==> run a <==
Design convolution_stage2, start of the top module:
module convolution_stage2 (
          in1,
          in2,
          in3,
          in4,
          in5,
          in6,
          in7,
          in8,
          clk,
          rst,
          start,
          conv_out
  );
export LEC_CHECK = 0
export ABC_AREA = 0
export CAP_MARGIN = 20
export CORE_ASPECT_RATIO = 0.5
export CORE_MARGIN = 4
export CORE_UTILIZATION = 48
export CTS_CLUSTER_DIAMETER = 331
export CTS_CLUSTER_SIZE = 43
export GPL_ROUTABILITY_DRIVEN = 0
export GPL_TIMING_DRIVEN = 1
export HOLD_SLACK_MARGIN = 0.06
export MAX_ROUTING_LAYER = met5
export PLACE_DENSITY_LB_ADDON = 0.29
export SETUP_SLACK_MARGIN = -0.97
export SLEW_MARGIN = 25
export TNS_END_PERCENT = 15
create_clock -name core_clock -period 10.2 [get_ports {clk}]
run.sh (not shown) runs the stock make flow with config.mk's settings and CLKGATE_MAP_FILE=.
==> run b: changes against run a <==
==> flow/config.mk (replaced) <==
export PLATFORM = sky130hd
export DESIGN_NAME = convolution_stage2
export DESIGN_NICKNAME = convolution_stage2
export VERILOG_FILES = /design/flow/design.v
export SDC_FILE = /design/flow/constraint.sdc
export NUM_CORES = 4
export LEC_CHECK = 0
export CAP_MARGIN = 20
export CORE_MARGIN = 2
export CORE_UTILIZATION = 24
export SLEW_MARGIN = 20
==> flow/constraint.sdc (replaced) <==
create_clock -name core_clock -period 13.5 [get_ports {clk}]
set_input_delay 2.7000 -clock core_clock [delete_from_list [all_inputs] [get_ports {clk}]]
set_output_delay 2.7000 -clock core_clock [all_outputs]
set_load 0.01 [all_outputs]
==> run c: changes against run a <==
==> flow/config.mk (replaced) <==
export PLATFORM = sky130hd
export DESIGN_NAME = convolution_stage2
export DESIGN_NICKNAME = convolution_stage2
export VERILOG_FILES = /design/flow/design.v
export SDC_FILE = /design/flow/constraint.sdc
export NUM_CORES = 4
export LEC_CHECK = 0
export ABC_AREA = 0
export CAP_MARGIN = 20
export CORE_ASPECT_RATIO = 0.94
export CORE_MARGIN = 2
export CORE_UTILIZATION = 71
export CTS_CLUSTER_SIZE = 37
export GPL_ROUTABILITY_DRIVEN = 1
export GPL_TIMING_DRIVEN = 1
export MAX_ROUTING_LAYER = met5
export SETUP_SLACK_MARGIN = 0.21
export SLEW_MARGIN = 25
export TNS_END_PERCENT = 95
==> flow/constraint.sdc (replaced) <==
create_clock -name core_clock -period 11.7 [get_ports {clk}]
set_input_delay 2.3400 -clock core_clock [delete_from_list [all_inputs] [get_ports {clk}]]
set_output_delay 2.3400 -clock core_clock [all_outputs]
set_load 0.01 [all_outputs]
==> run d: changes against run a <==
==> flow/config.mk (replaced) <==
export PLATFORM = sky130hd
export DESIGN_NAME = convolution_stage2
export DESIGN_NICKNAME = convolution_stage2
export VERILOG_FILES = /design/flow/design.v
export SDC_FILE = /design/flow/constraint.sdc
export NUM_CORES = 4
export LEC_CHECK = 0
export ABC_AREA = 0
export CAP_MARGIN = 20
export CORE_ASPECT_RATIO = 0.94
export CORE_MARGIN = 2
export CORE_UTILIZATION = 65
export CTS_CLUSTER_DIAMETER = 230
export CTS_CLUSTER_SIZE = 43
export GPL_ROUTABILITY_DRIVEN = 1
export GPL_TIMING_DRIVEN = 1
export HOLD_SLACK_MARGIN = -0.04
export MAX_ROUTING_LAYER = met5
export SETUP_SLACK_MARGIN = 0.21
export SLEW_MARGIN = 25
export TNS_END_PERCENT = 95
==> flow/constraint.sdc (replaced) <==
create_clock -name core_clock -period 7.48 [get_ports {clk}]
set_input_delay 1.4960 -clock core_clock [delete_from_list [all_inputs] [get_ports {clk}]]
set_output_delay 1.4960 -clock core_clock [all_outputs]
set_load 0.01 [all_outputs]
==> results_tabular.tex <==
% Yosys + OpenROAD metrics
\begin{tabular}{lr}
\hline
Metric & Value \\
\hline
\multicolumn{2}{l}{\textbf{Run status}} \\
\quad Result of the run & no timing/DRC/antenna violations \\
\multicolumn{2}{l}{\textbf{Global routing}} \\
\quad Global-route wire length before repair & 349500 um \\
\quad Antenna violations before repair & 85 \\
\quad Combined global-route utilization of all metal layers & 0.1779 \\
\multicolumn{2}{l}{\textbf{Critical path}} \\
\quad Worst setup path end & conv\_out[7] \\
\quad Data required time of the critical path & 13.67 ns \\
\quad Kind of cell adding the most delay to the critical path & adder cells \\
\quad Startpoint type of the worst setup path & input pin \\
\multicolumn{2}{l}{\textbf{Final layout}} \\
\quad Register area & 160.2 sq um \\
\quad Data-path buffer share of cell area in the final layout & 0.1701 \\
\hline
\end{tabular}
The numbers above come from run b.

==> results_tabular.tex <==
% Implementation results table
\begin{tabular}{lr}
\hline
Metric & Value \\
\hline
\multicolumn{2}{l}{\textbf{Global routing}} \\
\quad Met1 Use GR & 0.8501 \\
\quad Combined global-route utilization of all metal layers & 0.8998 \\
\multicolumn{2}{l}{\textbf{Synth}} \\
\quad Flip-flop and latch count after synthesis & 8 \\
\quad Avg Cell Area, Syn & 8.673 sq um \\
\multicolumn{2}{l}{\textbf{Clocking}} \\
\quad Number of CTS-inserted buffers & 3 \\
\multicolumn{2}{l}{\textbf{Placement}} \\
\quad Post-detailed-placement cell area & 80960 sq um \\
\quad Number of instances in the placed design & 10.17k \\
\multicolumn{2}{l}{\textbf{Floorplan}} \\
\quad X dimension of the die & 310.8 um \\
\multicolumn{2}{l}{\textbf{Run status}} \\
\quad Error message & [ERROR GRT-0232] Routing congestion too high. Check the congestion heatmap in the GUI. \\
\quad Result of the run & aborted with a tool error \\
\quad Fail Step & global routing \\
\hline
\end{tabular}
The numbers above come from run c.

==> results_tabular.tex <==
% Yosys + OpenROAD metrics
\begin{tabular}{lr}
\hline
Metric & Value \\
\hline
\multicolumn{2}{l}{\textbf{STA}} \\
\quad Final setup violation count & 7 \\
\quad Final WS setup & -4.558 ns \\
\multicolumn{2}{l}{\textbf{Final layout}} \\
\quad Register area & 160.2 sq um \\
\quad Data-path buffer share of cell area in the final layout & 0.2302 \\
\multicolumn{2}{l}{\textbf{Run status}} \\
\quad Result of the run & complete, but fails checks \\
\quad Reasons for failing layout checks & setup timing \\
\multicolumn{2}{l}{\textbf{Critical path}} \\
\quad Kind of cell adding the most delay to the critical path & adder cells \\
\quad Data required time of the critical path & 7.64 ns \\
\quad Startpoint type of the worst setup path & input pin \\
\multicolumn{2}{l}{\textbf{Global routing}} \\
\quad Global-route wire length before repair & 362200 um \\
\hline
\end{tabular}
The numbers above come from run d.

==> results_tabular.tex <==
% Yosys + OpenROAD metrics
\begin{tabular}{lr}
\hline
Metric & Value \\
\hline
\multicolumn{2}{l}{\textbf{Synth}} \\
\quad Chip area estimate from yosys synthesis & 62820 sq um \\
\multicolumn{2}{l}{\textbf{Final layout}} \\
\quad Register area & 160.2 sq um \\
\multicolumn{2}{l}{\textbf{Global routing}} \\
\quad Combined global-route utilization of all metal layers & 0.2970 \\
\quad Antenna violations before repair & 45 \\
\multicolumn{2}{l}{\textbf{Clocking}} \\
\quad Clock edge transition at the registers on the reported setup and hold paths & 0.04 ns \\
\multicolumn{2}{l}{\textbf{STA}} \\
\quad Final setup violation count & 5 \\
\quad Final WS setup & -2.029 ns \\
\multicolumn{2}{l}{\textbf{Run status}} \\
\quad Reasons for failing layout checks & setup timing \\
\quad Result of the run & complete, but fails checks \\
\multicolumn{2}{l}{\textbf{Critical path}} \\
\quad Data required time of the critical path & 10.36 ns \\
\quad Startpoint type of the worst setup path & input pin \\
\quad Worst setup path end & conv\_out[7] \\
\hline
\end{tabular}
The numbers above come from run a.


---

==> run P <==
Starting RTL as in the previous note.
Design convolution_stage2, start of the top module:
module convolution_stage2 (
          in1,
          in2,
          in3,
          in4,
          in5,
          in6,
          in7,
          in8,
          clk,
          rst,
          start,
          conv_out
  );
export LEC_CHECK = 0
export CAP_MARGIN = 20
export CORE_MARGIN = 2
export CORE_UTILIZATION = 70
export CTS_CLUSTER_DIAMETER = 200
export CTS_CLUSTER_SIZE = 34
export SETUP_SLACK_MARGIN = 2.56
export SLEW_MARGIN = 40
create_clock -name core_clock -period 9.76 [get_ports {clk}]
==> inputs of run A, as changes to run P <==
- ABC_AREA: not set -> 1
- CORE_ASPECT_RATIO: not set -> 1.98
- CORE_UTILIZATION: 70 -> 40
- CTS_CLUSTER_DIAMETER: 200 -> 342
- CTS_CLUSTER_SIZE: 34 -> 100
- SETUP_SLACK_MARGIN: 2.56 -> not set
- SLEW_MARGIN: 40 -> 20
==> flow/constraint.sdc (replaced) <==
create_clock -name core_clock -period 14.0 [get_ports {clk}]
set_input_delay 2.8000 -clock core_clock [delete_from_list [all_inputs] [get_ports {clk}]]
set_output_delay 2.8000 -clock core_clock [all_outputs]
set_load 0.01 [all_outputs]
==> inputs of run M, as changes to run P <==
- CORE_UTILIZATION: 70 -> 68
- CTS_CLUSTER_DIAMETER: 200 -> not set
- CTS_CLUSTER_SIZE: 34 -> 41
- SETUP_SLACK_MARGIN: 2.56 -> not set
- SLEW_MARGIN: 40 -> 20
==> flow/constraint.sdc (replaced) <==
create_clock -name core_clock -period 12.2 [get_ports {clk}]
set_input_delay 2.4400 -clock core_clock [delete_from_list [all_inputs] [get_ports {clk}]]
set_output_delay 2.4400 -clock core_clock [all_outputs]
set_load 0.01 [all_outputs]
==> qor summary <==
quantity                                                                                                  run P                     run M                    run A
Status                                                                                           did not finish  finished with violations  complete, no violations
Last stage reached                                                                     global routing (5_1_grt)                         -                        -
Violated checks                                                                                               -      negative setup slack                        -
Clock-pin slew reported for the worst setup and hold paths after clock tree synthesis                         -                   0.04 ns                  0.03 ns
Worst Setup Slack, final                                                                                      -                 -0.571 ns                 0.515 ns
Routed WL per cell                                                                                            -                   22.2 um                  19.0 um
Sequential share of cell area                                                                                 -                    0.198%                   0.194%
Number of instances in the synthesized netlist                                                             7243                      7243                     9524
Kind of launch point of the worst setup path                                                                  -                input port               input port
Multi-input gate area                                                                                         -                0.0575 mm2               0.0574 mm2
Complex Gates by Area                                                                                     6.29%                     6.29%                    6.18%
Adder and majority gate portion of the synthesized area                                                   56.8%                     56.8%                    53.6%
Most frequent cell on the critical path                                                                       -     sky130_fd_sc_hd__fa_1    sky130_fd_sc_hd__fa_1
Post-layout period usage of the worst path                                                                    -                      105%                    96.3%
Worst Path Max Fanout                                                                                         -                        19                        2
Wire length on met3                                                                                           -                   22.0 mm                  13.2 mm
Final standard cell count with taps included and fillers excluded                                             -                     10100                    13000

---

==> inputs of v20 <==
convolution_stage2 again, from the RTL that the note above started with.
// convolution_stage2
module convolution_stage2 (
          in1,
          in2,
          in3,
          in4,
          in5,
          in6,
          in7,
          in8,
          clk,
          rst,
          start,
          conv_out
  );
Settings: LEC_CHECK=0, ABC_AREA=1, CAP_MARGIN=20, CORE_MARGIN=2, CORE_UTILIZATION=72, CTS_CLUSTER_DIAMETER=126, HOLD_SLACK_MARGIN=0.28, PLACE_DENSITY_LB_ADDON=0.02, SETUP_SLACK_MARGIN=2.35, SLEW_MARGIN=20; clock period 8.01 ns.
==> inputs of v2, as changes to v20 <==
ABC_AREA = not set   (was 1)
CORE_UTILIZATION = 68   (was 72)
CTS_CLUSTER_DIAMETER = not set   (was 126)
HOLD_SLACK_MARGIN = not set   (was 0.28)
PLACE_DENSITY_LB_ADDON = not set   (was 0.02)
SETUP_SLACK_MARGIN = -0.12   (was 2.35)
==> flow/constraint.sdc (replaced) <==
create_clock -name core_clock -period 11.9 [get_ports {clk}]
set_input_delay 2.3800 -clock core_clock [delete_from_list [all_inputs] [get_ports {clk}]]
set_output_delay 2.3800 -clock core_clock [all_outputs]
set_load 0.01 [all_outputs]
==> inputs of v31, as changes to v20 <==
ABC_AREA = not set   (was 1)
CORE_UTILIZATION = 68   (was 72)
CTS_CLUSTER_DIAMETER = 223   (was 126)
CTS_CLUSTER_SIZE = 97   (was not set)
HOLD_SLACK_MARGIN = not set   (was 0.28)
PLACE_DENSITY_LB_ADDON = not set   (was 0.02)
SETUP_SLACK_MARGIN = 1.96   (was 2.35)
TNS_END_PERCENT = 5   (was not set)
==> flow/constraint.sdc (replaced) <==
create_clock -name core_clock -period 8.15 [get_ports {clk}]
set_input_delay 1.6300 -clock core_clock [delete_from_list [all_inputs] [get_ports {clk}]]
set_output_delay 1.6300 -clock core_clock [all_outputs]
set_load 0.01 [all_outputs]
==> impl_results.html <==
<p>Metrics extracted from the flow reports.</p>
<table>
<tr><th>Metric</th><th>Value</th></tr>
<tr><th colspan="2">Status</th></tr>
<tr><td>Error msg</td><td>[ERROR GRT-0116] Global routing finished with congestion. Check the congestion regions in the DRC Viewer.</td></tr>
<tr><td>Outcome</td><td>did not finish</td></tr>
<tr><td>Fail Step</td><td>global routing (5_1_grt)</td></tr>
<tr><th colspan="2">Place</th></tr>
<tr><td>Routability Congestion</td><td>1.076</td></tr>
<tr><th colspan="2">Yosys</th></tr>
<tr><td>Area share of the largest cell type after synthesis</td><td>31.61%</td></tr>
<tr><td>Fraction of the mapped netlist area in compound gates</td><td>6.294%</td></tr>
<tr><td>AND/OR/NAND/NOR Cells, Area Fraction</td><td>19.57%</td></tr>
<tr><td>Post-synth area from yosys stat</td><td>0.06282 mm²</td></tr>
<tr><td>Summed instance area of the synthesized netlist</td><td>0.06282 mm²</td></tr>
<tr><td>Yosys top cell by instances</td><td>ha_1</td></tr>
<tr><th colspan="2">Floorplan</th></tr>
<tr><td>Core utilization at floorplan</td><td>68.54%</td></tr>
<tr><td>Area enclosed by the die boundary</td><td>0.09483 mm²</td></tr>
</table>
(the above is from v2)
==> impl_results.html <==
<!-- implementation run metrics -->
<table>
<tr><th>Metric</th><th>Value</th></tr>
<tr><th colspan="2">Status</th></tr>
<tr><td>Outcome</td><td>complete, but fails checks</td></tr>
<tr><td>Reasons for failing layout checks</td><td>negative setup slack</td></tr>
<tr><th colspan="2">Floorplan</th></tr>
<tr><td>Core utilization at floorplan</td><td>68.54%</td></tr>
<tr><td>Area enclosed by the die boundary</td><td>0.09483 mm²</td></tr>
<tr><th colspan="2">Yosys</th></tr>
<tr><td>Post-synth area from yosys stat</td><td>0.06282 mm²</td></tr>
<tr><td>Fraction of the mapped netlist area in compound gates</td><td>6.294%</td></tr>
<tr><td>Summed instance area of the synthesized netlist</td><td>0.06282 mm²</td></tr>
<tr><td>Yosys top cell by instances</td><td>ha_1</td></tr>
<tr><td>Area share of the largest cell type after synthesis</td><td>31.61%</td></tr>
<tr><th colspan="2">Place</th></tr>
<tr><td>Routability Congestion</td><td>1.066</td></tr>
<tr><th colspan="2">Final timing</th></tr>
<tr><td>Final setup violation count</td><td>7</td></tr>
<tr><td>Final worst setup slack</td><td>-3.745 ns</td></tr>
</table>
(the above is from v31)
==> impl_results.html <==
<p>Metrics extracted from the flow reports.</p>
<table>
<tr><th>Metric</th><th>Value</th></tr>
<tr><th colspan="2">Floorplan</th></tr>
<tr><td>Area enclosed by the die boundary</td><td>0.09489 mm²</td></tr>
<tr><td>Core utilization at floorplan</td><td>72.61%</td></tr>
<tr><td>Placeable core region</td><td>0.09166 mm²</td></tr>
<tr><th colspan="2">Yosys</th></tr>
<tr><td>Yosys top cell by instances</td><td>inv_1</td></tr>
<tr><td>Post-synth area hogs</td><td>fa_1 30%, ha_1 24%, inv_1 13%</td></tr>
<tr><td>Area share of the largest cell type after synthesis</td><td>29.84%</td></tr>
<tr><td>Fraction of the mapped netlist area in compound gates</td><td>6.175%</td></tr>
<tr><td>AND/OR/NAND/NOR Cells, Area Fraction</td><td>24.09%</td></tr>
<tr><td>Post-synth area from yosys stat</td><td>0.06656 mm²</td></tr>
<tr><td>Summed instance area of the synthesized netlist</td><td>0.06656 mm²</td></tr>
<tr><th colspan="2">Status</th></tr>
<tr><td>Fail Step</td><td>clock tree synthesis (4_1_cts)</td></tr>
<tr><td>Outcome</td><td>did not finish</td></tr>
<tr><td>Error msg</td><td>[ERROR DPL-0033] detailed placement checks failed during check placement.</td></tr>
<tr><th colspan="2">Place</th></tr>
<tr><td>Routability Congestion</td><td>1.090</td></tr>
</table>
(the above is from v20)
